<file path="config.mk">
export PLATFORM = sky130hd
export DESIGN_NAME = DT
export DESIGN_NICKNAME = DT
export VERILOG_FILES = /design/flow/design.v
export SDC_FILE = /design/flow/constraint.sdc
export NUM_CORES = 4
export LEC_CHECK = 0
export ABC_AREA = 1
export CAP_MARGIN = 20
export CORE_MARGIN = 2
export CORE_UTILIZATION = 72
export CTS_CLUSTER_SIZE = 24
export PLACE_DENSITY = 0.35
export SETUP_SLACK_MARGIN = 2.1
export SLEW_MARGIN = 20
</file>
<file path="constraint.sdc">
create_clock -name core_clock -period 7.13 [get_ports {clk}]
set_input_delay 1.4260 -clock core_clock [delete_from_list [all_inputs] [get_ports {clk}]]
set_output_delay 1.4260 -clock core_clock [all_outputs]
set_load 0.01 [all_outputs]
</file>
<file path="design.v">
module ctrl(
        input                   clk,
        input                   reset,
        input                   init_en_2,
        input                   init_done,
        input                   for_load_done,
        input                   for_done,
        input                   for_op_done,
        input                   back_load_done,
        input                   back_done,
        output reg              init_en,
        output reg              for_en,
        output reg              for_load_en,
        output reg              back_en,
        output reg              back_load_en,
        output reg              sti_rd,
        output reg              res_wr,
        output reg              res_rd
        );
        parameter IDLE = 3'b000,  INIT = 3'b001, LOAD = 3'b010, FOR = 3'b011, BACK = 3'b100;
        reg [2:0] cstate, nstate;
        always@(posedge clk)begin
                if(!reset)
                        cstate <= 3'b0;
                else
                        cstate <= nstate;
        end
        always@*begin
                case(cstate)
                        IDLE:begin
                                if(!reset) nstate = IDLE;
                                else nstate = INIT;
                        end
                        INIT:begin
                                if(init_done)
                                        nstate = LOAD;
                                else
                                        nstate = INIT;
                        end
                        LOAD:begin
                                if(for_load_done)
                                        nstate = FOR;
                                else if(back_load_done)
                                        nstate = BACK;
                                else
                                        nstate = LOAD;
                        end
                        FOR:begin
                                if(for_done)
                                        nstate = LOAD;
                                else
                                        nstate = FOR;
                        end
                        BACK:begin
                                if(back_done)
                                        nstate = LOAD;
                                else
                                        nstate = BACK;
                        end
                        default: nstate = IDLE;
                endcase
        end
        always@*begin
                case(cstate)
                        IDLE:begin
                                init_en = 1'b0;
                                for_load_en = 1'b0;
                                for_en = 1'b0;
                                back_load_en = 1'b0;
                                back_en = 1'b0;
                                sti_rd = 1'b0;
                                res_wr = 1'b0;
                                res_rd = 1'b0;
                        end
                        INIT:begin
                                init_en = 1'b1;
                                for_load_en = 1'b0;
                                for_en = 1'b0;
                                back_load_en = 1'b0;
                                back_en = 1'b0;
                                sti_rd = 1'b1;   
                                res_wr = init_en_2;
                                res_rd = 1'b0;
                        end
                        LOAD:begin
                                init_en = 1'b0;
                                for_load_en = (!for_op_done);
                                for_en = 1'b0;
                                back_load_en = for_op_done;
                                back_en = 1'b0;
                                sti_rd = 1'b0;
                                res_wr = 1'b0;
                                res_rd = 1'b1;
                        end
                        FOR:begin
                                init_en = 1'b0;
                                for_load_en = 1'b1;
                                for_en = 1'b1;
                                back_load_en = 1'b0;
                                back_en = 1'b0;
                                sti_rd = 1'b0;
                                res_wr = 1'b1;
                                res_rd = 1'b0;
                        end
                        BACK:begin
                                init_en = 1'b0;
                                for_load_en = 1'b0;
                                for_en = 1'b0;
                                back_load_en = 1'b1;
                                back_en = 1'b1;
                                sti_rd = 1'b0;
                                res_wr = 1'b1;
                                res_rd = 1'b0;
                        end
                        default:begin
                                init_en = 1'b0;
                                for_load_en = 1'b0;
                                for_en = 1'b0;
                                back_load_en = 1'b0;
                                back_en = 1'b0;
                                sti_rd = 1'b0;
                                res_wr = 1'b0;
                                res_rd = 1'b0;
                        end
                endcase
        end
endmodule
module init(
        input                   clk,
        input                   reset,
        input                   init_en,
        input                   for_en,
        output  reg             init_en_2,
        output                  init_done,
        output  reg     [9:0]   sti_addr ,
        input           [15:0]  sti_di,
        output  reg     [13:0]  res_addr_init ,
        output  reg     [7:0]   res_do_init
        );
        reg [9:0]       cnt_sti;   
        reg [3:0]       cnt_ini;   
        reg [13:0]      cnt_res;   
        reg [7:0]       sti_tmp15;
        wire [9:0]      sti_addr_tmp;
        assign  init_done = (cnt_res == 14'h3FFF);
        always@(posedge clk)begin
                if(!reset)
                        cnt_ini <= 4'd15;
                else if(init_en)
                        cnt_ini <= cnt_ini - 1;   
        end
        always@(posedge clk)begin
                if(!reset)
                        cnt_sti <= 10'b0;
                else if(init_en && (cnt_ini == 4'd0))
                        cnt_sti <= cnt_sti + 1;
        end
        always@*begin
                if(init_en)
                        sti_addr = cnt_sti;
                else
                        sti_addr = 10'd0;
        end
        always@(posedge clk)begin
                if(init_en)
                        sti_tmp15 <= {6'b0, sti_di[0]};
        end
        always@(posedge clk)begin
                init_en_2 <= init_en;
        end
        always@(posedge clk)begin
                if(!reset)
                        cnt_res <= 14'b0;
                else if(init_en_2)
                        cnt_res <= cnt_res + 1;
        end
        always@*begin
                res_addr_init = cnt_res;
        end
        assign sti_addr_tmp = cnt_ini+1;
        always@*begin
                if(init_en_2)begin
                        if(cnt_ini == 4'hF)
                                res_do_init = 8'h00 | sti_tmp15;   
                        else
                                res_do_init = 8'h00 | {7'b0, sti_di[sti_addr_tmp]};   
                end
                else
                        res_do_init = 8'h00;
        end
endmodule
module forward(
        input                   clk,
        input                   reset,
        input                   for_load_en,
        input                   for_en,
        output                  for_load_done,
        output                  for_done,
        output  reg             for_op_done,
        output  reg     [13:0]  res_addr_for,
        output  reg     [7:0]   res_do_for,
        input           [7:0]   res_di
        );
        reg [13:0]      cur;    
        reg [2:0]       cnt_for;   
        reg [7:0]       pixel_tmp[4:0];
        reg [7:0]      min_tmp0, min_tmp1, for_out;
        assign pass = (cur[6:0] == 7'b0) || (cur[6:0] == 7'h7F) || (cur>= 14'h3F80) || (for_load_en && (cnt_for == 3'd0) && (res_di == 8'd0));
        assign for_load_done = (cnt_for == 4'd4);
        assign for_done = (cnt_for == 3'd5);
        always@(posedge clk)begin
                if(!reset)
                        cur <= 14'd128;   
                else if(pass ||(for_load_en && for_done))
                        cur <= cur + 1;
        end
        always@(posedge clk)begin
                if(!reset)
                        cnt_for <= 3'd0;
                else if(pass || (cnt_for == 3'd6))   
                        cnt_for <= 3'd0;
                else if((!pass) && for_load_en && (!for_op_done))
                        cnt_for <= cnt_for + 1;
        end
        always@(posedge clk)begin
                if(!reset)
                        for_op_done <= 1'b0;
                else if(for_load_en && (cur == 14'h3FFF))
                        for_op_done <= 1'b1;   
        end
        always@*begin
                case(cnt_for)
                        3'd0: res_addr_for = cur;
                        3'd1: res_addr_for = cur - 14'd129;
                        3'd2: res_addr_for = cur - 14'd128;
                        3'd3: res_addr_for = cur - 14'd127;
                        3'd4: res_addr_for = cur - 14'd1;
                        3'd5: res_addr_for = cur;   
                        default: res_addr_for = 14'd0;
                endcase
        end
        always@(posedge clk)begin
                if(!reset)begin
                        pixel_tmp[0] <= 8'hFF;
                        pixel_tmp[1] <= 8'hFF;
                        pixel_tmp[2] <= 8'hFF;
                        pixel_tmp[3] <= 8'hFF;
                        pixel_tmp[4] <= 8'hFF;
                end
                else if(  for_load_en && (!for_op_done))begin
                        pixel_tmp[cnt_for] <= res_di;
                end
        end
        always@*begin
                if(cnt_for == 3'd5)begin
                        min_tmp0 = (pixel_tmp[1] <= pixel_tmp[2])? pixel_tmp[1] : pixel_tmp[2];
                        min_tmp1 = (pixel_tmp[3] <= pixel_tmp[4])? pixel_tmp[3] : pixel_tmp[4];
                        for_out = (min_tmp0 <= min_tmp1)? min_tmp0+1 : min_tmp1+1;
                end
                else begin
                        min_tmp0 = 7'd0;
                        min_tmp1 = 7'd0;
                        for_out = 7'd0;
                end
        end
        always@*begin
                if(cnt_for >= 3'd5)
                        res_do_for = for_out;
                else
                        res_do_for = 7'd0;
        end
endmodule
module backward(
        input                   clk,
        input                   reset,
        input                   back_load_en,
        input                   back_en,
        output                  back_load_done,
        output                  back_done,
        output                  done,
        output  reg     [13:0]  res_addr_back,
        output  reg     [7:0]   res_do_back,
        input           [7:0]   res_di
        );
        reg [13:0]      cur;    
        reg [2:0]       cnt_back;   
        reg [7:0]       pixel_tmp[4:0];
        reg             back_op_done;
        reg [7:0]      min_tmp0, min_tmp1, min_tmp2, back_out;
        assign pass = (cur[6:0] == 7'b0) || (cur[6:0] == 7'h7F);
        assign back_load_done = (cnt_back == 4'd4);
        assign back_done = (cnt_back == 3'd5);
        assign done = back_op_done;
        always@(posedge clk)begin
                if(!reset)
                        cur <= 14'h3F7E;   
                else if(pass || (back_load_en && back_done))
                        cur <= cur - 1;
        end
        always@(posedge clk)begin
                if(!reset)
                        cnt_back <= 3'd0;
                else if(pass || (cnt_back == 3'd6))
                        cnt_back <= 3'd0;
                else if((!pass) && back_load_en && (!back_op_done))
                        cnt_back <= cnt_back + 1;
        end
        always@(posedge clk)begin
                if(!reset)
                        back_op_done <= 1'b0;
                else if(cur == 14'h0001)
                        back_op_done <= 1'b1;
        end
        always@*begin
                case(cnt_back)
                        3'd0: res_addr_back = cur;
                        3'd1: res_addr_back = cur + 1;
                        3'd2: res_addr_back = cur + 127;
                        3'd3: res_addr_back = cur + 128;
                        3'd4: res_addr_back = cur + 129;
                        3'd5: res_addr_back = cur;   
                        default: res_addr_back = 14'd0;
                endcase
        end
        always@(posedge clk)begin
                if(!reset)begin
                        pixel_tmp[0] <= 8'hFF;
                        pixel_tmp[1] <= 8'hFF;
                        pixel_tmp[2] <= 8'hFF;
                        pixel_tmp[3] <= 8'hFF;
                        pixel_tmp[4] <= 8'hFF;
                end
                else if(back_load_en && (!back_op_done))
                        pixel_tmp[cnt_back] <= res_di;
        end
        always@*begin
                if(cnt_back == 3'd5)begin
                        min_tmp0 = (pixel_tmp[0] <= (pixel_tmp[1]+1))? pixel_tmp[0] : (pixel_tmp[1] + 1);
                        min_tmp1 = ((pixel_tmp[2]+1) <= (pixel_tmp[3]+1))? (pixel_tmp[2]+1) : (pixel_tmp[3]+1);
                        min_tmp2 = ((pixel_tmp[4]+1) <= min_tmp1)? (pixel_tmp[4]+1) : min_tmp1;
                        back_out = (min_tmp0 <= min_tmp2)? min_tmp0 : min_tmp2;
                end
                else begin
                        min_tmp0 = 7'd0;
                        min_tmp1 = 7'd0;
                        min_tmp2 = 7'd0;
                        back_out = 7'd0;
                end
        end
        always@*begin
                if(cnt_back >= 3'd5)
                        res_do_back = back_out;
                else
                        res_do_back = 7'd0;
        end
endmodule
module DT(
        input                   clk,
        input                   reset,
        output                  done,
        output                  sti_rd,
        output  [9:0]           sti_addr,
        input   [15:0]          sti_di,
        output                  res_wr,
        output                  res_rd,
        output  reg [13:0]      res_addr,
        output  reg [7:0]       res_do,
        input   [7:0]           res_di
        );
        wire [7:0] res_do_init, res_do_for, res_do_back;
        wire [13:0] res_addr_init, res_addr_for, res_addr_back;
        wire init_en, init_en_2, load_en, for_load_en, for_en, back_load_en, back_en;
        wire init_done, for_load_done, back_load_done, for_done, for_op_done, back_done;
        always@*begin
                case({init_en_2, for_en, back_en})
                        3'b100: res_do = res_do_init;
                        3'b010: res_do = res_do_for;
                        3'b001: res_do = res_do_back;
                        default:res_do = 8'd0;
                endcase
        end
        always@*begin
                case({init_en_2, for_load_en, back_load_en})
                        3'b100: res_addr = res_addr_init;
                        3'b010: res_addr = res_addr_for;
                        3'b001: res_addr = res_addr_back;
                        default:res_addr = 14'b0;
                endcase
        end
        init u_init(.clk(clk),
                    .reset(reset),
                    .init_en(init_en),
                    .for_en(for_en),
                    .init_done(init_done),
                    .init_en_2(init_en_2),
                    .sti_addr(sti_addr),
                    .sti_di(sti_di),
                    .res_addr_init(res_addr_init),
                    .res_do_init(res_do_init)
                    );
        forward u_for(.clk(clk),
                      .reset(reset),
                      .for_load_en(for_load_en),
                      .for_en(for_en),
                      .for_load_done(for_load_done),
                      .for_done(for_done),
                      .for_op_done(for_op_done),
                      .res_addr_for(res_addr_for),
                      .res_do_for(res_do_for),
                      .res_di(res_di)
                      );
        backward u_back(.clk(clk),
                        .reset(reset),
                        .back_load_en(back_load_en),
                        .back_en(back_en),
                        .back_load_done(back_load_done),
                        .back_done(back_done),
                        .done(done),
                        .res_addr_back(res_addr_back),
                        .res_do_back(res_do_back),
                        .res_di(res_di)
                        );
        ctrl u_ctrl(.clk(clk),
                    .reset(reset),
                    .init_en_2(init_en_2),
                    .init_done(init_done),
                    .for_load_done(for_load_done),
                    .for_done(for_done),
                    .for_op_done(for_op_done),
                    .back_load_done(back_load_done),
                    .back_done(back_done),
                    .init_en(init_en),
                    .for_en(for_en),
                    .for_load_en(for_load_en),
                    .back_en(back_en),
                    .back_load_en(back_load_en),
                    .sti_rd(sti_rd),
                    .res_wr(res_wr),
                    .res_rd(res_rd)
                    );
endmodule
</file>
<file path="run.sh">
#!/bin/bash
# the make line also repeats each setting of config.mk as NAME=value (left out here)
make -C /OpenROAD-flow-scripts/flow DESIGN_CONFIG=/design/flow/config.mk WORK_HOME=/design/flow/orfs CLKGATE_MAP_FILE= finish
</file>
==> flow_metrics.env, run 1 <==
# source this file to load flow results
export IMPL_detailed_place_area_um2=12300
export IMPL_ys_warnings_count=7
export IMPL_fp_dieArea_um2=16900
export IMPL_synth_cellmix_simpleShare_pct=33.7
export IMPL_ys_area_um2=11400
export IMPL_ioPinCount=62
export IMPL_cts_buffers_inserted=17
export IMPL_synth_flops=143
export IMPL_topCellsByArea="sky130_fd_sc_hd__edfxtp_1 19%, sky130_fd_sc_hd__nand2_1 13%, sky130_fd_sc_hd__dfxtp_1 12%, sky130_fd_sc_hd__ha_1 11%, sky130_fd_sc_hd__nand3_1 7.2%"
export IMPL_htreeDepth=4
export IMPL_outcome="did not finish"
export IMPL_std_cell_rows=45
export IMPL_yosys_mux_area_fraction_pct=0
export IMPL_place_congestion=0.955
export IMPL_post_synth_instance_area_um2=11400
export IMPL_yosys_area_top_type_share_pct=19.2
export IMPL_synth_area_per_cell_um2=7.16
export IMPL_dp_cells=1844
export IMPL_ys_types=64
export IMPL_synth_xor_area_share_pct=2.46
export IMPL_ys_cells=1591
export IMPL_post_synth_most_frequent_cells="390 x sky130_fd_sc_hd__nand2_1, 207 x sky130_fd_sc_hd__inv_1, 165 x sky130_fd_sc_hd__nand3_1"
export IMPL_clock_sinks=143
export IMPL_yosysSeqAreaShare_pct=31.5
export IMPL_place_detailed_hpwl_mm=22.5
export IMPL_last_stage_reached="global routing (5_1_grt)"
export IMPL_post_synth_top_area_cell="sky130_fd_sc_hd__edfxtp_1"
export IMPL_synthFlopType="sky130_fd_sc_hd__edfxtp_1"
export IMPL_clock_tree_buffer_depth=2
export IMPL_syn_nets=1719
export IMPL_fa_ha_area_share_pct=11.3
export IMPL_core_area_um2=15300
export IMPL_floorplanUtilization_pct=74.4
export IMPL_async_flop_share_pct=0
export IMPL_placement_io_buffers=61
export IMPL_die_h_um=130
export IMPL_die_width_um=130
export IMPL_count_of_flip_flops_with_a_built_in_enable_after_synthesis=73
export IMPL_syn_instance_count=1591
export IMPL_synth_comb_largest_family="simple AND/OR/NAND/NOR gates"
export IMPL_cts_root_buffer_cell="sky130_fd_sc_hd__clkbuf_16"
export IMPL_cell_with_the_most_instances_after_synthesis="sky130_fd_sc_hd__nand2_1"
export IMPL_synth_cellmix_compoundShare_pct=12.3
[what timing repair did]
action	CTS
cloned	3
resized	110
hold buffers	0
setup buffers	24
pin swaps	44
setup endpoints to repair	16
[per-stage QoR]
stage	setup WS, ns	power (µW)
after detailed placement	0.251	1150
after floorplan	1.25	1080
after global placement	0.463	1140
after CTS	0.427	2020
==> run 2: changes to the inputs <==
Settings changed: CORE_UTILIZATION 72 to 65, CTS_CLUSTER_SIZE 24 to default, HOLD_SLACK_MARGIN from default to 0.3, PLACE_DENSITY 0.35 to default, SETUP_SLACK_MARGIN 2.1 to -0.39, TNS_END_PERCENT from default to 5.
Clock period 7.13 ns to 5.23 ns, I/O delays scaled along.
==> flow_metrics.env, run 2 <==
# yosys + openroad results
export IMPL_yosys_area_top_type_share_pct=19.2
export IMPL_sw_frac_of_total_pct=27.3
export IMPL_clk_pin_slew_worst_paths_ns=0.06
export IMPL_outcome="complete, but fails checks"
export IMPL_clock_tree_buffer_depth=2
export IMPL_slew_headroom_pct=37.0
export IMPL_post_synth_most_frequent_cells="390 x sky130_fd_sc_hd__nand2_1, 207 x sky130_fd_sc_hd__inv_1, 165 x sky130_fd_sc_hd__nand3_1"
export IMPL_antennaDiodeCount=0
export IMPL_place_detailed_hpwl_mm=22.0
export IMPL_ioPinCount=62
export IMPL_comb_power_share_pct=11.7
export IMPL_die_h_um=136
export IMPL_synth_xor_area_share_pct=2.46
export IMPL_grt_use_total_pct=33.3
export IMPL_net_switching_power_uw=754
export IMPL_detailed_place_area_um2=12600
export IMPL_total_length_of_routed_met3_wires_mm=1.85
export IMPL_path_type_of_the_worst_setup_path="reg2out"
export IMPL_hold_path_startpoint="u_ctrl.cstate[0]"
export IMPL_clock_power_uw=1220
export IMPL_min_path_type="reg2reg"
export IMPL_cellLeakagePower_uw=0.00624
export IMPL_clock_power_share_pct=44.3
export IMPL_synth_comb_largest_family="simple AND/OR/NAND/NOR gates"
export IMPL_critical_path_max_fanout=8
export IMPL_dp_worst_setup_slack_ns=-1.04
export IMPL_unrepaired_setup_endpoints_after_global_routing="true"
export IMPL_die_width_um=136
export IMPL_total_power_uw=2770
export IMPL_syn_instance_count=1591
export IMPL_cts_buffers_inserted=17
export IMPL_final_setup_worst_slack_ns=-1.57
export IMPL_yosysSeqAreaShare_pct=31.5
export IMPL_fp_dieArea_um2=18600
export IMPL_count_of_nets_after_finishing=1845
export IMPL_check_faults="setup timing"
export IMPL_post_synth_top_area_cell="sky130_fd_sc_hd__edfxtp_1"
export IMPL_cp_data_required_time_ns=4.18
export IMPL_areaGrowthSynthToFinish_pct=20.9
export IMPL_clock_skew_ns=0.00965
export IMPL_routed_wl_mm=32.0
export IMPL_path_delay_family="simple AND/OR/NAND/NOR gates"
export IMPL_count_of_flip_flops_with_a_built_in_enable_after_synthesis=73
export IMPL_comb_power_uw=324
export IMPL_synth_cellmix_simpleShare_pct=33.7
export IMPL_rr_startpoint="u_ctrl.cstate[2]"
export IMPL_report_final_setup_viol=8
export IMPL_tritoncts="yes"
export IMPL_vdd_drop_max_v=0.000202
export IMPL_drc=0
export IMPL_final_area_um2=13800
export IMPL_place_congestion=0.965
export IMPL_max_freq_mhz=147
export IMPL_hold_path_cell_count=2
export IMPL_route_layer_met1_wl_mm=13.0
export IMPL_post_synth_instance_area_um2=11400
export IMPL_drt_iter0_drc=867
export IMPL_fa_ha_area_share_pct=11.3
export IMPL_async_flop_share_pct=0
export IMPL_synthFlopType="sky130_fd_sc_hd__edfxtp_1"
export IMPL_post_route_min_period_ns=6.80
export IMPL_cp_depth=36
export IMPL_synth_flops=143
export IMPL_cp_end_kind="output port"
export IMPL_ys_types=64
export IMPL_syn_nets=1719
export IMPL_worst_tran_pin_value_ns=0.941
export IMPL_worst_setup_path_endpoint="res_do[7]"
export IMPL_worst_hold_path_endpoint="u_ctrl.cstate[3]"
export IMPL_detail_route_antenna_nets=0
export IMPL_timing_hold_violations_final=0
export IMPL_placement_io_buffers=61
export IMPL_finalClockPeriodUsage_pct=130
export IMPL_ys_area_um2=11400
export IMPL_first_global_vias=10300
export IMPL_r2r_setup_slack_ns=2.80
export IMPL_maxUsedRoutingLayer="met4"
export IMPL_clock_sinks=143
export IMPL_cts_root_buffer_cell="sky130_fd_sc_hd__clkbuf_16"
export IMPL_avgViaCountPerCell=5.76
export IMPL_pin_count_of_the_biggest_net_entering_global_routing=36
export IMPL_ys_warnings_count=7
export IMPL_topCellsByArea="sky130_fd_sc_hd__edfxtp_1 19%, sky130_fd_sc_hd__nand2_1 13%, sky130_fd_sc_hd__dfxtp_1 12%, sky130_fd_sc_hd__ha_1 11%, sky130_fd_sc_hd__nand3_1 7.2%"
export IMPL_ys_cells=1591
export IMPL_critical_path_startpoint_type="flop"
export IMPL_globalRoute_totalOverflow=0
export IMPL_cp_startpoint="u_back.pixel_tmp[3][0]"
export IMPL_max_cap_violations=0
export IMPL_timing_final_max_slew_violations=0
export IMPL_warnings=44
export IMPL_synth_cellmix_compoundShare_pct=12.3
export IMPL_floorplanUtilization_pct=66.1
export IMPL_detail_route_wl_per_cell_um=16.4
export IMPL_worstRegToRegCells=7
export IMPL_vias=11300
export IMPL_arrival_ns=5.76
export IMPL_cell_with_the_most_instances_after_synthesis="sky130_fd_sc_hd__nand2_1"
export IMPL_clock_latency_reported_for_the_late_side_of_the_worst_skew_pair_ns=0.44
export IMPL_power_per_cell_area_nw_per_um2=201
export IMPL_critical_path_reg2reg_endpoint="u_for.pixel_tmp[4][3]"
export IMPL_cp_slowest_cell="sky130_fd_sc_hd__edfxtp_1"
export IMPL_seq_power_uw=1220
export IMPL_p_int_uw=2010
export IMPL_seq_power_share_pct=44.0
export IMPL_yosys_mux_area_fraction_pct=0
export IMPL_core_area_um2=17200
export IMPL_drt_pre_antenna_iters=6
export IMPL_std_cell_rows=48
export IMPL_grt_pass1_wl_mm=48.9
export IMPL_initial_antenna_violation_count=0
export IMPL_cpPeakStageDelay_ns=0.40
export IMPL_dp_cells=1914
export IMPL_crit_path_buffers_inverters=6
export IMPL_finalNonFillerCells=1955
export IMPL_power_group_with_the_largest_share="registers"
export IMPL_detailroute_wirelength_met2_mm=15.8
export IMPL_synth_area_per_cell_um2=7.16
export IMPL_htreeDepth=4
==> run 2: what timing repair did <==
action,CTS,global route
cloned,1,0
endpoints found under the setup margin,8,8
hold buffers,0,0
pin swaps,34,48
setup buffers,6,3
hold endpoints to repair,0,0
resized,92,54
==> run 2: metal layers <==
layer  vias to the layer above  global-route usage, %
li1                       5563                      -
met1                      5156                   40.5
met2                       425                   58.2
met3                       122                   5.18
met4                         0                   15.0
met5                         -                      0
==> run 2: per-stage QoR <==
step	setup TNS (ns)	hold slack (ns)	util, %
5_1_grt	-14.79	0.468	79.9
6_report	-12.45	0.442	79.9
3_3_place_gp	-6.84	0.419	73.4
3_5_place_dp	-8.30	0.428	73.4
2_1_floorplan	-3.04	0.413	-
4_1_cts	-8.10	0.440	78.6
==> run 2: final cells by class <==
type	instances	area, µm²
multi-input cells	1192	7320
flip-flops and latches	143	3590
fillers	1196	3460
repair buffers	129	1100
inverters	234	886
clock buffers	17	425
well taps	225	282
clock inverters	15	163
==> run 3: changes to the inputs <==
Settings changed: CAP_MARGIN 20 to 15, CELL_PAD_IN_SITES_GLOBAL_PLACEMENT from default to 0, CORE_ASPECT_RATIO from default to 1.32, CORE_MARGIN 2 to 3, CORE_UTILIZATION 65 to 59, CTS_CLUSTER_DIAMETER from default to 131, CTS_CLUSTER_SIZE from default to 48, GPL_TIMING_DRIVEN from default to 0, HOLD_SLACK_MARGIN 0.3 to 0.27, MAX_ROUTING_LAYER from default to met5, MIN_ROUTING_LAYER from default to met2, PLACE_DENSITY from default to 0.67, SETUP_SLACK_MARGIN -0.39 to -0.52, SLEW_MARGIN 20 to 15, TNS_END_PERCENT 5 to 80.
Clock period 5.23 ns to 5.28 ns, I/O delays scaled along.
==> flow_metrics.env, run 3 <==
# yosys + openroad results
export IMPL_clock_power_uw=1260
export IMPL_synth_comb_largest_family="simple AND/OR/NAND/NOR gates"
export IMPL_post_route_min_period_ns=6.98
export IMPL_ioPinCount=62
export IMPL_ys_cells=1591
export IMPL_avgViaCountPerCell=8.10
export IMPL_detailed_place_area_um2=12300
export IMPL_synth_xor_area_share_pct=2.46
export IMPL_seq_power_uw=1200
export IMPL_grt_pass1_wl_mm=52.1
export IMPL_worst_hold_margin_ns=0.504
export IMPL_area_combinational_um2=7490
export IMPL_crit_path_buffers_inverters=7
export IMPL_drt_iter0_drc=4465
export IMPL_clock_latency_reported_for_the_late_side_of_the_worst_skew_pair_ns=0.43
export IMPL_comb_power_uw=371
export IMPL_outcome="complete, but fails checks"
export IMPL_post_synth_top_area_cell="sky130_fd_sc_hd__edfxtp_1"
export IMPL_areaGrowthSynthToFinish_pct=21.7
export IMPL_warnings=44
export IMPL_ys_types=64
export IMPL_fp_dieArea_um2=21000
export IMPL_timing_final_max_slew_violations=0
export IMPL_unrepaired_setup_endpoints_after_global_routing="true"
export IMPL_std_cell_rows=57
export IMPL_grt_use_total_pct=44.9
export IMPL_topCellsByArea="sky130_fd_sc_hd__edfxtp_1 19%, sky130_fd_sc_hd__nand2_1 13%, sky130_fd_sc_hd__dfxtp_1 12%, sky130_fd_sc_hd__ha_1 11%, sky130_fd_sc_hd__nand3_1 7.2%"
export IMPL_syn_nets=1719
export IMPL_critical_path_max_fanout=8
export IMPL_cp_slowest_cell="sky130_fd_sc_hd__edfxtp_1"
export IMPL_yosysSeqAreaShare_pct=31.5
export IMPL_cts_hold_fix_buffers=0
export IMPL_drc=3
export IMPL_detail_route_wl_per_cell_um=17.7
export IMPL_hold_path_cell_count=2
export IMPL_cpPeakStageDelay_ns=0.42
export IMPL_placement_io_buffers=60
export IMPL_ys_area_um2=11400
export IMPL_worst_tran_pin_value_ns=1.09
export IMPL_yosys_mux_area_fraction_pct=0
export IMPL_synth_area_per_cell_um2=7.16
export IMPL_min_path_type="reg2reg"
export IMPL_path_type_of_the_worst_setup_path="reg2out"
export IMPL_comb_power_share_pct=13.1
export IMPL_die_h_um=166
export IMPL_dp_worst_setup_slack_ns=-1.72
export IMPL_floorplanUtilization_pct=61.0
export IMPL_sw_frac_of_total_pct=29.0
export IMPL_arrival_ns=5.92
export IMPL_p_int_uw=2010
export IMPL_count_of_nets_after_finishing=1835
export IMPL_synth_cellmix_simpleShare_pct=33.7
export IMPL_clk_pin_slew_worst_paths_ns=0.07
export IMPL_cp_startpoint="u_back.pixel_tmp[3][1]"
export IMPL_seqCellArea_um2=3590
export IMPL_clock_tree_buffer_depth=2
export IMPL_clock_skew_ns=0.0100
export IMPL_cp_depth=34
export IMPL_post_synth_most_frequent_cells="390 x sky130_fd_sc_hd__nand2_1, 207 x sky130_fd_sc_hd__inv_1, 165 x sky130_fd_sc_hd__nand3_1"
export IMPL_globalRoute_totalOverflow=0
export IMPL_post_synth_instance_area_um2=11400
export IMPL_clock_power_share_pct=44.7
export IMPL_clock_sinks=143
export IMPL_critical_path_reg2reg_endpoint="u_back.pixel_tmp[0][2]"
export IMPL_ys_warnings_count=7
export IMPL_worst_hold_path_endpoint="u_ctrl.cstate[3]"
export IMPL_synth_cellmix_compoundShare_pct=12.3
export IMPL_final_area_um2=13900
export IMPL_cp_end_kind="output port"
export IMPL_synth_flops=143
export IMPL_net_switching_power_uw=820
export IMPL_dp_cells=1887
export IMPL_slew_headroom_pct=26.5
export IMPL_worst_setup_path_endpoint="res_do[5]"
export IMPL_seq_power_share_pct=42.2
export IMPL_path_delay_family="simple AND/OR/NAND/NOR gates"
export IMPL_hold_path_startpoint="u_ctrl.cstate[0]"
export IMPL_place_detailed_hpwl_mm=22.9
export IMPL_max_freq_mhz=143
export IMPL_cellLeakagePower_uw=0.00621
export IMPL_worstRegToRegCells=6
export IMPL_report_final_setup_viol=8
export IMPL_vias=15900
export IMPL_die_width_um=127
export IMPL_timing_hold_violations_final=0
export IMPL_cts_root_buffer_cell="sky130_fd_sc_hd__clkbuf_16"
export IMPL_most_used_cell_along_the_critical_path="sky130_fd_sc_hd__nand2_2"
export IMPL_syn_instance_count=1591
export IMPL_synthFlopType="sky130_fd_sc_hd__edfxtp_1"
export IMPL_cp_data_required_time_ns=4.22
export IMPL_power_group_with_the_largest_share="the clock network"
export IMPL_r2r_setup_slack_ns=2.80
export IMPL_htreeDepth=4
export IMPL_critical_path_startpoint_type="flop"
export IMPL_yosys_area_top_type_share_pct=19.2
export IMPL_fa_ha_area_share_pct=11.3
export IMPL_finalNonFillerCells=1956
export IMPL_vdd_drop_max_v=0.000233
export IMPL_place_congestion=0.961
export IMPL_initial_antenna_violation_count=0
export IMPL_check_faults="DRC, setup timing"
export IMPL_antennaDiodeCount=0
export IMPL_layout_filler_cells=1405
export IMPL_cell_with_the_most_instances_after_synthesis="sky130_fd_sc_hd__nand2_1"
export IMPL_rr_startpoint="u_ctrl.cstate[2]"
export IMPL_detail_route_antenna_nets=0
export IMPL_tns_ns=-13.01
export IMPL_cts_buffers_inserted=17
export IMPL_async_flop_share_pct=0
export IMPL_first_global_vias=15800
export IMPL_pin_count_of_the_biggest_net_entering_global_routing=17
export IMPL_final_setup_worst_slack_ns=-1.70
export IMPL_max_cap_violations=0
export IMPL_drt_pre_antenna_iters=55
export IMPL_core_area_um2=18700
export IMPL_finalClockPeriodUsage_pct=132
export IMPL_tritoncts="yes"
export IMPL_count_of_flip_flops_with_a_built_in_enable_after_synthesis=73
export IMPL_power_per_cell_area_nw_per_um2=204
export IMPL_routed_wl_mm=34.7
[run 3: final cells by class]
type / instances / share of cell area (%)
Multi-Input combinational cell: 1191 / 54.0
Sequential cell: 143 / 25.9
Timing Repair Buffer: 97 / 6.48
Inverter: 234 / 6.44
Clock buffer: 17 / 3.07
Tap cell: 236 / 2.13
Clock inverter: 15 / 1.24
Buffer: 23 / 0.794
[run 3: what timing repair did]
action,CTS,global route
gates resized,124,70
setup endpoints to repair,8,8
pin swaps,55,29
buffers inserted,28,10
[run 3: stage by stage]
stage	power, µW	util, %
floorplan	1450	-
global placement	1560	65.8
detailed placement	1560	65.8
CTS	2790	72.0
global route	2910	74.3
finish	2830	74.3
[run 3: routing by layer]
metal | GRT usage [%] | vias to the layer above | part of all wire, %
met5 | 0 | - | 0
met4 | 14.4 | 0 | 17
met3 | 56.3 | 746 | 35
met2 | 56.1 | 4084 | 49
met1 | - | 5516 | 0
li1 | - | 5507 | -
==> run 4: changes to the inputs <==
Settings changed: CAP_MARGIN 15 to 20, CELL_PAD_IN_SITES_GLOBAL_PLACEMENT 0 to default, CORE_ASPECT_RATIO 1.32 to default, CORE_MARGIN 3 to 2, CORE_UTILIZATION 59 to 72, CTS_CLUSTER_DIAMETER 131 to default, CTS_CLUSTER_SIZE 48 to 13, GPL_TIMING_DRIVEN 0 to default, HOLD_SLACK_MARGIN 0.27 to default, MAX_ROUTING_LAYER met5 to default, MIN_ROUTING_LAYER met2 to default, PLACE_DENSITY 0.67 to default, PLACE_DENSITY_LB_ADDON from default to 0.19, SETUP_SLACK_MARGIN -0.52 to -0.3, SLEW_MARGIN 15 to 20, TNS_END_PERCENT 80 to default.
Clock period 5.28 ns to 6.23 ns, I/O delays scaled along.
==> flow_metrics.env, run 4 <==
# yosys + openroad results
export IMPL_outcome="complete, but fails checks"
export IMPL_check_faults="setup timing"
export IMPL_seq_power_uw=1030
export IMPL_critical_path_reg2reg_endpoint="u_for.pixel_tmp[4][6]"
export IMPL_cp_startpoint="u_back.pixel_tmp[3][0]"
export IMPL_power_per_cell_area_nw_per_um2=177
export IMPL_hold_path_startpoint="u_ctrl.cstate[0]"
export IMPL_vdd_drop_max_v=0.000175
export IMPL_yosys_mux_area_fraction_pct=0
export IMPL_ioPinCount=62
export IMPL_synth_flops=143
export IMPL_yosysSeqAreaShare_pct=31.5
export IMPL_die_width_um=130
export IMPL_rr_startpoint="u_ctrl.cstate[2]"
export IMPL_report_final_setup_viol=8
export IMPL_warnings=41
export IMPL_areaGrowthSynthToFinish_pct=22.1
export IMPL_placement_io_buffers=61
export IMPL_cpPeakStageDelay_ns=0.55
export IMPL_max_cap_violations=0
export IMPL_worstRegToRegCells=7
export IMPL_cellLeakagePower_uw=0.00627
export IMPL_clock_tree_buffer_depth=2
export IMPL_worst_hold_path_endpoint="u_ctrl.cstate[3]"
export IMPL_r2r_setup_slack_ns=3.39
export IMPL_pin_count_of_the_biggest_net_entering_global_routing=36
export IMPL_yosys_area_top_type_share_pct=19.2
export IMPL_critical_path_max_fanout=8
export IMPL_cts_root_buffer_cell="sky130_fd_sc_hd__clkbuf_16"
export IMPL_final_setup_worst_slack_ns=-2.13
export IMPL_first_global_vias=11700
export IMPL_grt_pass1_wl_mm=57.4
export IMPL_count_of_flip_flops_with_a_built_in_enable_after_synthesis=73
export IMPL_cp_depth=34
export IMPL_topCellsByArea="sky130_fd_sc_hd__edfxtp_1 19%, sky130_fd_sc_hd__nand2_1 13%, sky130_fd_sc_hd__dfxtp_1 12%, sky130_fd_sc_hd__ha_1 11%, sky130_fd_sc_hd__nand3_1 7.2%"
export IMPL_max_freq_mhz=120
export IMPL_post_synth_instance_area_um2=11400
export IMPL_synthFlopType="sky130_fd_sc_hd__edfxtp_1"
export IMPL_sw_frac_of_total_pct=27.8
export IMPL_power_group_with_the_largest_share="the clock network"
export IMPL_floorplanUtilization_pct=74.4
export IMPL_cts_hold_fix_buffers=0
export IMPL_drt_pre_antenna_iters=29
export IMPL_cp_slowest_cell="sky130_fd_sc_hd__edfxtp_1"
export IMPL_slew_headroom_pct=33.5
export IMPL_place_detailed_hpwl_mm=23.5
export IMPL_synth_cellmix_simpleShare_pct=33.7
export IMPL_grt_use_total_pct=43.1
export IMPL_fp_dieArea_um2=16900
export IMPL_routed_wl_mm=48.4
export IMPL_hold_path_cell_count=2
export IMPL_clock_sinks=143
export IMPL_post_synth_most_frequent_cells="390 x sky130_fd_sc_hd__nand2_1, 207 x sky130_fd_sc_hd__inv_1, 165 x sky130_fd_sc_hd__nand3_1"
export IMPL_clk_pin_slew_worst_paths_ns=0.06
export IMPL_die_h_um=130
export IMPL_worst_tran_pin_value_ns=0.994
export IMPL_timing_hold_violations_final=0
export IMPL_net_switching_power_uw=683
export IMPL_syn_nets=1719
export IMPL_clock_skew_ns=0.0258
export IMPL_ys_cells=1591
export IMPL_async_flop_share_pct=0
export IMPL_clock_power_share_pct=46.2
export IMPL_cp_data_required_time_ns=4.98
export IMPL_initial_antenna_violation_count=7
export IMPL_path_type_of_the_worst_setup_path="reg2out"
export IMPL_syn_instance_count=1591
export IMPL_drt_iter0_drc=3675
export IMPL_comb_power_uw=298
export IMPL_ys_area_um2=11400
export IMPL_tns_ns=-15.17
export IMPL_clock_power_uw=1140
export IMPL_worst_setup_path_endpoint="res_do[0]"
export IMPL_clock_latency_reported_for_the_late_side_of_the_worst_skew_pair_ns=0.46
export IMPL_globalRoute_totalOverflow=0
export IMPL_detail_route_wl_per_cell_um=24.6
export IMPL_synth_comb_largest_family="simple AND/OR/NAND/NOR gates"
export IMPL_place_congestion=0.961
export IMPL_comb_power_share_pct=12.1
export IMPL_cell_with_the_most_instances_after_synthesis="sky130_fd_sc_hd__nand2_1"
export IMPL_timing_final_max_slew_violations=0
export IMPL_post_route_min_period_ns=8.36
export IMPL_synth_cellmix_compoundShare_pct=12.3
export IMPL_p_int_uw=1780
export IMPL_count_of_nets_after_finishing=1864
export IMPL_arrival_ns=7.11
export IMPL_std_cell_rows=45
export IMPL_synth_area_per_cell_um2=7.16
export IMPL_critical_path_startpoint_type="flop"
export IMPL_fin_util_pct=90.9
export IMPL_ys_warnings_count=7
export IMPL_htreeDepth=4
export IMPL_ys_types=64
export IMPL_tritoncts="yes"
export IMPL_fa_ha_area_share_pct=11.3
export IMPL_detail_route_antenna_nets=0
export IMPL_most_used_cell_along_the_critical_path="sky130_fd_sc_hd__nand2_2"
export IMPL_finalClockPeriodUsage_pct=134
export IMPL_core_area_um2=15300
export IMPL_seq_power_share_pct=41.7
export IMPL_drc=0
export IMPL_unrepaired_setup_endpoints_after_global_routing="true"
export IMPL_vias=13900
export IMPL_post_synth_top_area_cell="sky130_fd_sc_hd__edfxtp_1"
export IMPL_cts_buffers_inserted=17
export IMPL_avgViaCountPerCell=7.07
export IMPL_min_path_type="reg2reg"
export IMPL_cp_end_kind="output port"
export IMPL_crit_path_buffers_inverters=5
export IMPL_path_delay_family="simple AND/OR/NAND/NOR gates"
export IMPL_synth_xor_area_share_pct=2.46
==> run 4: through the flow <==
stage                     power (µW)  cells  hold slack, ns  cell area (µm²)  setup slack (ns)
after floorplan                 1230   1591           0.413            11400             0.209
after global placement          1300   1907           0.417            12700            -0.118
after detailed placement        1310   1907           0.440            12700            -0.383
after CTS                       2370   1950           0.457            13400            -0.297
after global routing            2510   1965           0.503            13900             -2.69
final                           2460   1967           0.485            13900             -2.13
==> run 4: routing by layer <==
| metal | vias up | GRT usage, % | wire length (µm) |
|---|---|---|---|
| li1 | 5615 | - | - |
| met4 | 16 | 24.2 | 5510 |
| met1 | 6003 | 51.3 | 14800 |
| met3 | 686 | 8.94 | 8000 |
| met5 | - | 0 | 413 |
| met2 | 1579 | 73.1 | 19700 |
==> run 4: timing repair <==
item                       4_1_cts  5_1_grt
gates cloned                     2        1
gates resized                   53       76
pin swaps                       20       44
buffers inserted                12        9
setup endpoints to repair        8        8
==> run 4: area by class of cell <==
cell class                      instances  area [µm²]
Sequential cell                       143        3590
Clock inverter                         10         163
Multi-Input combinational cell       1194        7320
Antenna cell                            7        17.5
Clock buffer                           22         454
Inverter                              234         881
Timing Repair Buffer                  146        1230
Tap cell                              211         264
Fill cell                             655        1400
==> run 5: changes to the inputs <==
Settings changed: CAP_MARGIN 20 to 35, CELL_PAD_IN_SITES_GLOBAL_PLACEMENT from default to 0, CORE_MARGIN 2 to 3, CORE_UTILIZATION 72 to 59, CTS_CLUSTER_SIZE 13 to 48, GPL_TIMING_DRIVEN from default to 1, MAX_ROUTING_LAYER from default to met5, MIN_ROUTING_LAYER from default to met2, PLACE_DENSITY from default to 0.67, PLACE_DENSITY_LB_ADDON 0.19 to default, SETUP_SLACK_MARGIN -0.3 to -0.52, SLEW_MARGIN 20 to 10, TNS_END_PERCENT from default to 20.
Clock period 6.23 ns to 5.28 ns, I/O delays scaled along.
==> flow_metrics.env, run 5 <==
# yosys + openroad results
export IMPL_post_synth_most_frequent_cells="390 x sky130_fd_sc_hd__nand2_1, 207 x sky130_fd_sc_hd__inv_1, 165 x sky130_fd_sc_hd__nand3_1"
export IMPL_synth_comb_largest_family="simple AND/OR/NAND/NOR gates"
export IMPL_yosys_area_top_type_share_pct=19.2
export IMPL_worstRegToRegCells=7
export IMPL_placement_io_buffers=61
export IMPL_max_freq_mhz=154
export IMPL_comb_power_share_pct=12.5
export IMPL_rr_startpoint="u_ctrl.cstate[2]"
export IMPL_net_switching_power_uw=751
export IMPL_p_int_uw=1940
export IMPL_post_route_min_period_ns=6.49
export IMPL_ys_cells=1591
export IMPL_clock_power_share_pct=42.6
export IMPL_power_group_with_the_largest_share="registers"
export IMPL_clock_sinks=143
export IMPL_timing_hold_violations_final=0
export IMPL_crit_path_buffers_inverters=5
export IMPL_worst_tran_pin_value_ns=0.977
export IMPL_cell_with_the_most_instances_after_synthesis="sky130_fd_sc_hd__nand2_1"
export IMPL_syn_nets=1719
export IMPL_detail_route_antenna_nets=0
export IMPL_avgViaCountPerCell=7.77
export IMPL_synth_cellmix_compoundShare_pct=12.3
export IMPL_async_flop_share_pct=0
export IMPL_post_synth_instance_area_um2=11400
export IMPL_hold_path_startpoint="u_ctrl.cstate[0]"
export IMPL_synthFlopType="sky130_fd_sc_hd__edfxtp_1"
export IMPL_yosys_mux_area_fraction_pct=0
export IMPL_sw_frac_of_total_pct=27.9
export IMPL_cellLeakagePower_uw=0.00624
export IMPL_ioPinCount=62
export IMPL_first_global_vias=15700
export IMPL_cpPeakStageDelay_ns=0.46
export IMPL_tns_ns=-9.57
export IMPL_critical_path_max_fanout=8
export IMPL_clock_latency_reported_for_the_late_side_of_the_worst_skew_pair_ns=0.43
export IMPL_clock_skew_ns=0.00946
export IMPL_cp_slowest_cell="sky130_fd_sc_hd__edfxtp_1"
export IMPL_hold_path_cell_count=2
export IMPL_min_path_type="reg2reg"
export IMPL_outcome="complete, but fails checks"
export IMPL_most_used_cell_along_the_critical_path="sky130_fd_sc_hd__nand2_2"
export IMPL_htreeDepth=4
export IMPL_floorplanUtilization_pct=60.5
export IMPL_cts_buffers_inserted=17
export IMPL_path_delay_family="simple AND/OR/NAND/NOR gates"
export IMPL_syn_instance_count=1591
export IMPL_core_area_um2=18800
export IMPL_comb_power_uw=335
export IMPL_unrepaired_setup_endpoints_after_global_routing="true"
export IMPL_vdd_drop_max_v=0.000219
export IMPL_finalNonFillerCells=1997
export IMPL_cp_startpoint="u_back.pixel_tmp[2][1]"
export IMPL_topCellsByArea="sky130_fd_sc_hd__edfxtp_1 19%, sky130_fd_sc_hd__nand2_1 13%, sky130_fd_sc_hd__dfxtp_1 12%, sky130_fd_sc_hd__ha_1 11%, sky130_fd_sc_hd__nand3_1 7.2%"
export IMPL_synth_cellmix_simpleShare_pct=33.7
export IMPL_fp_dieArea_um2=21000
export IMPL_initial_antenna_violation_count=0
export IMPL_check_faults="setup timing"
export IMPL_warnings=44
export IMPL_arrival_ns=5.44
export IMPL_max_cap_violations=0
export IMPL_drc=0
export IMPL_die_width_um=145
export IMPL_cp_depth=34
export IMPL_grt_use_total_pct=43.8
export IMPL_synth_xor_area_share_pct=2.46
export IMPL_critical_path_reg2reg_endpoint="u_for.pixel_tmp[1][6]"
export IMPL_ys_warnings_count=7
export IMPL_critical_path_startpoint_type="flop"
export IMPL_r2r_setup_slack_ns=2.74
export IMPL_ys_types=64
export IMPL_areaGrowthSynthToFinish_pct=21.7
export IMPL_cts_root_buffer_cell="sky130_fd_sc_hd__clkbuf_16"
export IMPL_clock_tree_buffer_depth=2
export IMPL_path_type_of_the_worst_setup_path="reg2out"
export IMPL_ys_area_um2=11400
export IMPL_cp_data_required_time_ns=4.22
export IMPL_std_cell_rows=50
export IMPL_detailed_place_area_um2=12600
export IMPL_seq_power_uw=1210
export IMPL_finalClockPeriodUsage_pct=123
export IMPL_cp_end_kind="output port"
export IMPL_detail_route_wl_per_cell_um=15.8
export IMPL_final_area_um2=13900
export IMPL_report_final_setup_viol=8
export IMPL_slew_headroom_pct=34.6
export IMPL_place_detailed_hpwl_mm=22.5
export IMPL_drt_iter0_drc=3551
export IMPL_worst_hold_path_endpoint="u_ctrl.cstate[3]"
export IMPL_post_synth_top_area_cell="sky130_fd_sc_hd__edfxtp_1"
export IMPL_die_h_um=145
export IMPL_yosysSeqAreaShare_pct=31.5
export IMPL_dp_cells=1942
export IMPL_tritoncts="yes"
export IMPL_timing_final_max_slew_violations=0
export IMPL_seq_power_share_pct=44.9
export IMPL_grt_pass1_wl_mm=51.2
export IMPL_fa_ha_area_share_pct=11.3
export IMPL_vias=15500
export IMPL_count_of_nets_after_finishing=1851
export IMPL_clk_pin_slew_worst_paths_ns=0.06
export IMPL_routed_wl_mm=31.5
export IMPL_synth_area_per_cell_um2=7.16
export IMPL_clock_power_uw=1150
export IMPL_worst_setup_path_endpoint="res_do[7]"
export IMPL_count_of_flip_flops_with_a_built_in_enable_after_synthesis=73
export IMPL_synth_flops=143
export IMPL_power_per_cell_area_nw_per_um2=194
export IMPL_drt_pre_antenna_iters=42
export IMPL_globalRoute_totalOverflow=0
export IMPL_pin_count_of_the_biggest_net_entering_global_routing=36
export IMPL_final_setup_worst_slack_ns=-1.21
export IMPL_place_congestion=0.951
-- run 5: routing by layer --
layer  track usage [%]  wire, µm
met5             0.714        35
met4              10.7      3930
met3              55.2     11400
met2              55.9     16100
met1                 -         0
-- run 5: layout make-up --
| class | instances | area [µm²] |
|---|---|---|
| multi-input combinational | 1191 | 7360 |
| clock buffer | 21 | 472 |
| fill | 1527 | 4950 |
| timing repair buffer | 136 | 1150 |
| antenna | 1 | 2.50 |
| clock inverter | 11 | 81.3 |
| tap | 260 | 325 |
| inverter | 234 | 888 |
| sequential | 143 | 3590 |
-- run 5: timing repair --
item / in CTS / in global routing
resized: 108 / 42
hold buffers: 0 / 0
setup buffers: 15 / 9
endpoints found under the setup margin: 8 / 8
pin swaps: 53 / 42
-- run 5: metrics by stage --
stage | hold slack, ns | util [%] | setup slack [ns] | power [µW]
floorplan | 0.413 | - | -0.476 | 1450
global placement | 0.422 | 67.0 | -0.945 | 1550
detailed placement | 0.430 | 67.0 | -1.09 | 1550
CTS | 0.445 | 72.3 | -0.920 | 2660
global route | 0.493 | 73.7 | -1.43 | 2780
finish | 0.445 | 73.7 | -1.21 | 2690
==> run 6: changes to the inputs <==
Settings changed: ABC_AREA 1 to default, CAP_MARGIN 35 to 20, CELL_PAD_IN_SITES_GLOBAL_PLACEMENT 0 to default, CORE_MARGIN 3 to 2, CORE_UTILIZATION 59 to 67, CTS_CLUSTER_SIZE 48 to default, GPL_TIMING_DRIVEN 1 to default, MAX_ROUTING_LAYER met5 to default, MIN_ROUTING_LAYER met2 to default, PLACE_DENSITY 0.67 to default, SETUP_SLACK_MARGIN -0.52 to default, SLEW_MARGIN 10 to 20, TNS_END_PERCENT 20 to default.
Clock period 5.28 ns to 7.2 ns, I/O delays scaled along.
==> flow_metrics.env, run 6 <==
# yosys + openroad results
export IMPL_outcome="complete, but fails checks"
export IMPL_check_faults="setup timing"
export IMPL_min_path_type="reg2reg"
export IMPL_hold_path_startpoint="u_ctrl.cstate[0]"
export IMPL_cp_data_required_time_ns=5.76
export IMPL_grt_use_total_pct=29.8
export IMPL_synth_cellmix_compoundShare_pct=15.3
export IMPL_std_cell_rows=46
export IMPL_place_detailed_hpwl_mm=18.3
export IMPL_slew_headroom_pct=31.8
export IMPL_drt_pre_antenna_iters=5
export IMPL_synth_xor_area_share_pct=7.23
export IMPL_areaGrowthSynthToFinish_pct=15.7
export IMPL_grt_pass1_wl_mm=40.4
export IMPL_clock_latency_reported_for_the_late_side_of_the_worst_skew_pair_ns=0.42
export IMPL_arrival_ns=5.78
export IMPL_antennaDiodeCount=0
export IMPL_floorplanUtilization_pct=68.1
export IMPL_seq_power_share_pct=43.7
export IMPL_syn_instance_count=1210
export IMPL_detail_route_antenna_nets=0
export IMPL_synth_comb_largest_family="simple AND/OR/NAND/NOR gates"
export IMPL_syn_nets=1338
export IMPL_final_setup_worst_slack_ns=-0.0166
export IMPL_die_h_um=131
export IMPL_fa_ha_area_share_pct=12.0
export IMPL_count_of_nets_after_finishing=1400
export IMPL_cts_hold_fix_buffers=0
export IMPL_crit_path_buffers_inverters=5
export IMPL_ys_area_um2=10700
export IMPL_cell_with_the_most_instances_after_synthesis="sky130_fd_sc_hd__nand2_1"
export IMPL_clk_pin_slew_worst_paths_ns=0.06
export IMPL_path_type_of_the_worst_setup_path="reg2out"
export IMPL_cts_buffers_inserted=17
export IMPL_post_synth_instance_area_um2=10700
export IMPL_worstRegToRegCells=7
export IMPL_cp_startpoint="u_back.pixel_tmp[2][4]"
export IMPL_initial_antenna_violation_count=0
export IMPL_routed_wl_mm=25.3
export IMPL_synth_cellmix_simpleShare_pct=23.0
export IMPL_worst_hold_path_endpoint="u_ctrl.cstate[3]"
export IMPL_worst_setup_path_endpoint="res_do[0]"
export IMPL_seq_power_uw=890
export IMPL_cellLeakagePower_uw=0.00504
export IMPL_report_final_setup_viol=1
export IMPL_cpPeakStageDelay_ns=0.45
export IMPL_post_route_min_period_ns=7.22
export IMPL_cts_root_buffer_cell="sky130_fd_sc_hd__clkbuf_16"
export IMPL_count_of_flip_flops_with_a_built_in_enable_after_synthesis=73
export IMPL_ioPinCount=62
export IMPL_r2r_setup_slack_ns=4.25
export IMPL_htreeDepth=4
export IMPL_vias=9015
export IMPL_pin_count_of_the_biggest_net_entering_global_routing=47
export IMPL_ys_cells=1210
export IMPL_max_freq_mhz=139
export IMPL_post_synth_top_area_cell="sky130_fd_sc_hd__edfxtp_1"
export IMPL_path_delay_family="AND-OR/OR-AND gates"
export IMPL_fp_dieArea_um2=17100
export IMPL_tns_ns=-0.0166
export IMPL_first_global_vias=8389
export IMPL_ys_types=87
export IMPL_detail_route_wl_per_cell_um=16.8
export IMPL_die_width_um=131
export IMPL_clock_sinks=143
export IMPL_comb_power_uw=301
export IMPL_unrepaired_setup_endpoints_after_global_routing="true"
export IMPL_tritoncts="yes"
export IMPL_topCellsByArea="sky130_fd_sc_hd__edfxtp_1 20%, sky130_fd_sc_hd__dfxtp_1 13%, sky130_fd_sc_hd__ha_1 12%, sky130_fd_sc_hd__nand2_1 4.2%, sky130_fd_sc_hd__xor2_1 3.5%"
export IMPL_p_int_uw=1460
export IMPL_clock_skew_ns=0.00775
export IMPL_finalClockPeriodUsage_pct=100
export IMPL_max_cap_violations=0
export IMPL_timing_final_max_slew_violations=0
export IMPL_cp_depth=30
export IMPL_synth_flops=143
export IMPL_synth_area_per_cell_um2=8.88
export IMPL_rr_startpoint="u_ctrl.cstate[2]"
export IMPL_net_switching_power_uw=577
export IMPL_drt_iter0_drc=563
export IMPL_cp_end_kind="output port"
export IMPL_comb_power_share_pct=14.8
export IMPL_clock_power_share_pct=41.5
export IMPL_critical_path_startpoint_type="flop"
export IMPL_cp_slowest_cell="sky130_fd_sc_hd__edfxtp_1"
export IMPL_layout_filler_cells=1107
export IMPL_yosys_mux_area_fraction_pct=4.59
export IMPL_dp_cells=1457
export IMPL_yosysSeqAreaShare_pct=33.4
export IMPL_ys_warnings_count=7
export IMPL_yosys_area_top_type_share_pct=20.4
export IMPL_most_used_cell_along_the_critical_path="sky130_fd_sc_hd__o21a_1"
export IMPL_critical_path_max_fanout=8
export IMPL_synthFlopType="sky130_fd_sc_hd__edfxtp_1"
export IMPL_placement_io_buffers=61
export IMPL_warnings=43
export IMPL_finalNonFillerCells=1501
export IMPL_timing_hold_violations_final=0
export IMPL_drc=0
export IMPL_power_per_cell_area_nw_per_um2=164
export IMPL_clock_tree_buffer_depth=2
export IMPL_hold_path_cell_count=2
export IMPL_place_congestion=0.896
export IMPL_post_synth_most_frequent_cells="120 x sky130_fd_sc_hd__nand2_1, 100 x sky130_fd_sc_hd__ha_1, 87 x sky130_fd_sc_hd__nor2_1"
export IMPL_power_group_with_the_largest_share="registers"
export IMPL_critical_path_reg2reg_endpoint="u_for.pixel_tmp[2][1]"
export IMPL_sw_frac_of_total_pct=28.3
export IMPL_globalRoute_totalOverflow=0
export IMPL_async_flop_share_pct=0
export IMPL_clock_power_uw=844
export IMPL_worst_tran_pin_value_ns=1.02
export IMPL_vdd_drop_max_v=0.000141
export IMPL_core_area_um2=15800
export IMPL_avgViaCountPerCell=6.01
[run 6: layout make-up]
class | instances | area, µm² | share of cell area (%)
Inverter | 81 | 304 | 2.45
Clock inverter | 15 | 144 | 1.16
Timing Repair Buffer | 84 | 747 | 6.01
Multi-Input combinational cell | 945 | 6950 | 55.9
Clock buffer | 17 | 425 | 3.42
Tap cell | 216 | 270 | 2.17
Sequential cell | 143 | 3590 | 28.9
[run 6: through the flow]
step                power [µW]  util [%]  worst slack [ns]  area (µm²)  hold WS [ns]
floorplan                 1130         -             0.522       10700         0.413
global placement          1200      73.1             0.111       11500         0.426
detailed placement        1200      73.1            0.0311       11500         0.431
CTS                       2040      77.6           0.00543       12200         0.460
global route              2110      78.8            -0.280       12400         0.486
finish                    2040      78.8           -0.0166       12400         0.463
[run 6: repair_timing]
item                                    in CTS  in global routing
buffers inserted                             7                  5
endpoints found under the setup margin       8                  8
pin swaps                                   11                 23
resized                                     27                 54
[run 6: routing by layer]
layer	routed length (µm)	part of all wire [%]	vias to the layer above	global-route usage, %
li1	-	-	4485	-
met1	11400	45	4188	40.9
met2	12100	48	280	48.9
met3	1160	4.6	62	3.83
met4	653	2.6	0	10.3
met5	0	0	-	0
==> run 7: changes to the inputs <==
Settings changed: ABC_AREA from default to 1, CORE_UTILIZATION 67 to 66, CTS_CLUSTER_DIAMETER from default to 27, CTS_CLUSTER_SIZE from default to 99, SETUP_SLACK_MARGIN from default to 1.48.
Clock period 7.2 ns to 6.06 ns, I/O delays scaled along.
==> flow_metrics.env, run 7 <==
# yosys + openroad results
export IMPL_worstRegToRegCells=7
export IMPL_seq_power_share_pct=43.5
export IMPL_clock_latency_reported_for_the_late_side_of_the_worst_skew_pair_ns=0.43
export IMPL_hold_path_cell_count=2
export IMPL_synthFlopType="sky130_fd_sc_hd__edfxtp_1"
export IMPL_ys_warnings_count=7
export IMPL_count_of_nets_after_finishing=1858
export IMPL_post_route_min_period_ns=7.21
export IMPL_power_per_cell_area_nw_per_um2=172
export IMPL_seq_power_uw=1050
export IMPL_dp_worst_setup_slack_ns=-0.352
export IMPL_yosys_area_top_type_share_pct=19.2
export IMPL_avgViaCountPerCell=5.96
export IMPL_detail_route_antenna_nets=0
export IMPL_ys_area_um2=11400
export IMPL_net_switching_power_uw=645
export IMPL_crit_path_buffers_inverters=9
export IMPL_arrival_ns=5.99
export IMPL_slew_headroom_pct=38.3
export IMPL_hold_path_startpoint="u_ctrl.cstate[0]"
export IMPL_cp_startpoint="u_back.pixel_tmp[3][0]"
export IMPL_report_final_setup_viol=8
export IMPL_comb_power_uw=299
export IMPL_cts_root_buffer_cell="sky130_fd_sc_hd__clkbuf_16"
export IMPL_worst_setup_path_endpoint="res_do[5]"
export IMPL_syn_instance_count=1591
export IMPL_detail_route_wl_per_cell_um=17.3
export IMPL_path_delay_family="simple AND/OR/NAND/NOR gates"
export IMPL_std_cell_rows=48
export IMPL_cts_hold_fix_buffers=0
export IMPL_ys_types=64
export IMPL_worst_tran_pin_value_ns=0.921
export IMPL_clk_pin_slew_worst_paths_ns=0.06
export IMPL_cts_buffers_inserted=17
export IMPL_place_congestion=0.928
export IMPL_cp_end_kind="output port"
export IMPL_drt_pre_antenna_iters=5
export IMPL_outcome="complete, but fails checks"
export IMPL_synth_area_per_cell_um2=7.16
export IMPL_antennaDiodeCount=0
export IMPL_cp_slowest_cell="sky130_fd_sc_hd__edfxtp_1"
export IMPL_drc=0
export IMPL_vias=11700
export IMPL_routed_wl_mm=34.1
export IMPL_clock_tree_buffer_depth=2
export IMPL_die_h_um=135
export IMPL_synth_cellmix_compoundShare_pct=12.3
export IMPL_post_synth_top_area_cell="sky130_fd_sc_hd__edfxtp_1"
export IMPL_r2r_setup_slack_ns=3.51
export IMPL_pin_count_of_the_biggest_net_entering_global_routing=44
export IMPL_max_freq_mhz=139
export IMPL_final_area_um2=14100
export IMPL_cp_data_required_time_ns=4.85
export IMPL_areaGrowthSynthToFinish_pct=23.4
export IMPL_syn_nets=1719
export IMPL_grt_pass1_wl_mm=51.1
export IMPL_cpPeakStageDelay_ns=0.39
export IMPL_synth_comb_largest_family="simple AND/OR/NAND/NOR gates"
export IMPL_max_cap_violations=0
export IMPL_globalRoute_totalOverflow=0
export IMPL_post_synth_most_frequent_cells="390 x sky130_fd_sc_hd__nand2_1, 207 x sky130_fd_sc_hd__inv_1, 165 x sky130_fd_sc_hd__nand3_1"
export IMPL_fin_util_pct=82.2
export IMPL_seqCellArea_um2=3610
export IMPL_power_group_with_the_largest_share="the clock network"
export IMPL_fa_ha_area_share_pct=11.3
export IMPL_vdd_drop_max_v=0.000170
export IMPL_synth_xor_area_share_pct=2.46
export IMPL_core_area_um2=17100
export IMPL_die_width_um=135
export IMPL_grt_use_total_pct=34.8
export IMPL_critical_path_startpoint_type="flop"
export IMPL_unrepaired_setup_endpoints_after_global_routing="true"
export IMPL_timing_final_max_slew_violations=0
export IMPL_place_detailed_hpwl_mm=22.6
export IMPL_cp_depth=36
export IMPL_cell_with_the_most_instances_after_synthesis="sky130_fd_sc_hd__nand2_1"
export IMPL_yosysSeqAreaShare_pct=31.5
export IMPL_topCellsByArea="sky130_fd_sc_hd__edfxtp_1 19%, sky130_fd_sc_hd__nand2_1 13%, sky130_fd_sc_hd__dfxtp_1 12%, sky130_fd_sc_hd__ha_1 11%, sky130_fd_sc_hd__nand3_1 7.2%"
export IMPL_timing_hold_violations_final=0
export IMPL_first_global_vias=10800
export IMPL_clock_skew_ns=0.00533
export IMPL_yosys_mux_area_fraction_pct=0
export IMPL_detailed_place_area_um2=12700
export IMPL_warnings=45
export IMPL_ioPinCount=62
export IMPL_comb_power_share_pct=12.4
export IMPL_floorplanUtilization_pct=66.6
export IMPL_initial_antenna_violation_count=0
export IMPL_synth_cellmix_simpleShare_pct=33.7
export IMPL_p_int_uw=1780
export IMPL_async_flop_share_pct=0
export IMPL_tritoncts="yes"
export IMPL_sw_frac_of_total_pct=26.6
export IMPL_cellLeakagePower_uw=0.00636
export IMPL_clock_power_share_pct=44.1
export IMPL_htreeDepth=4
export IMPL_drt_iter0_drc=891
export IMPL_check_faults="setup timing"
export IMPL_clock_sinks=143
export IMPL_post_synth_instance_area_um2=11400
export IMPL_layout_filler_cells=1131
export IMPL_most_used_cell_along_the_critical_path="sky130_fd_sc_hd__nand2_2"
export IMPL_synth_flops=143
export IMPL_path_type_of_the_worst_setup_path="reg2out"
export IMPL_critical_path_max_fanout=8
export IMPL_final_setup_worst_slack_ns=-1.15
export IMPL_finalClockPeriodUsage_pct=119
export IMPL_rr_startpoint="u_ctrl.cstate[2]"
export IMPL_worst_hold_path_endpoint="u_ctrl.cstate[3]"
export IMPL_fp_dieArea_um2=18300
export IMPL_critical_path_reg2reg_endpoint="u_for.pixel_tmp[1][2]"
export IMPL_clock_power_uw=1070
export IMPL_area_combinational_um2=7470
export IMPL_count_of_flip_flops_with_a_built_in_enable_after_synthesis=73
export IMPL_min_path_type="reg2reg"
export IMPL_placement_io_buffers=61
export IMPL_ys_cells=1591
[run 7: what timing repair did]
item,in CTS,in global routing
setup endpoints to repair,19,18
gates cloned,3,0
setup buffers,11,7
pin swaps,40,47
resized,114,69
[run 7: area by class of cell]
type | count | area share (%)
multi-input combinational | 1194 | 53.1
tap | 225 | 2.00
clock buffer | 17 | 3.02
timing repair buffer | 140 | 8.74
sequential | 143 | 25.6
inverter | 234 | 6.30
clock inverter | 15 | 1.19
[run 7: stage by stage]
| stage | instances | hold WS [ns] | total power, µW | setup TNS (ns) |
|---|---|---|---|---|
| after floorplan | 1591 | 0.413 | 1270 | 0 |
| after global placement | 1915 | 0.419 | 1340 | -0.744 |
| after detailed placement | 1915 | 0.432 | 1350 | -2.64 |
| after CTS | 1961 | 0.448 | 2410 | -2.55 |
| after global routing | 1968 | 0.511 | 2490 | -10.56 |
| final | 1968 | 0.444 | 2420 | -8.86 |
[run 7: metal layers]
metal	global-route usage [%]	routed length (µm)	vias to the layer above
met1	42.6	13600	5374
met5	0	0	-
met2	60.7	16200	597
met3	5.99	2740	171
met4	14.3	1560	0
li1	-	-	5594
No activity file was given, so power comes from the tool's default toggle rates.
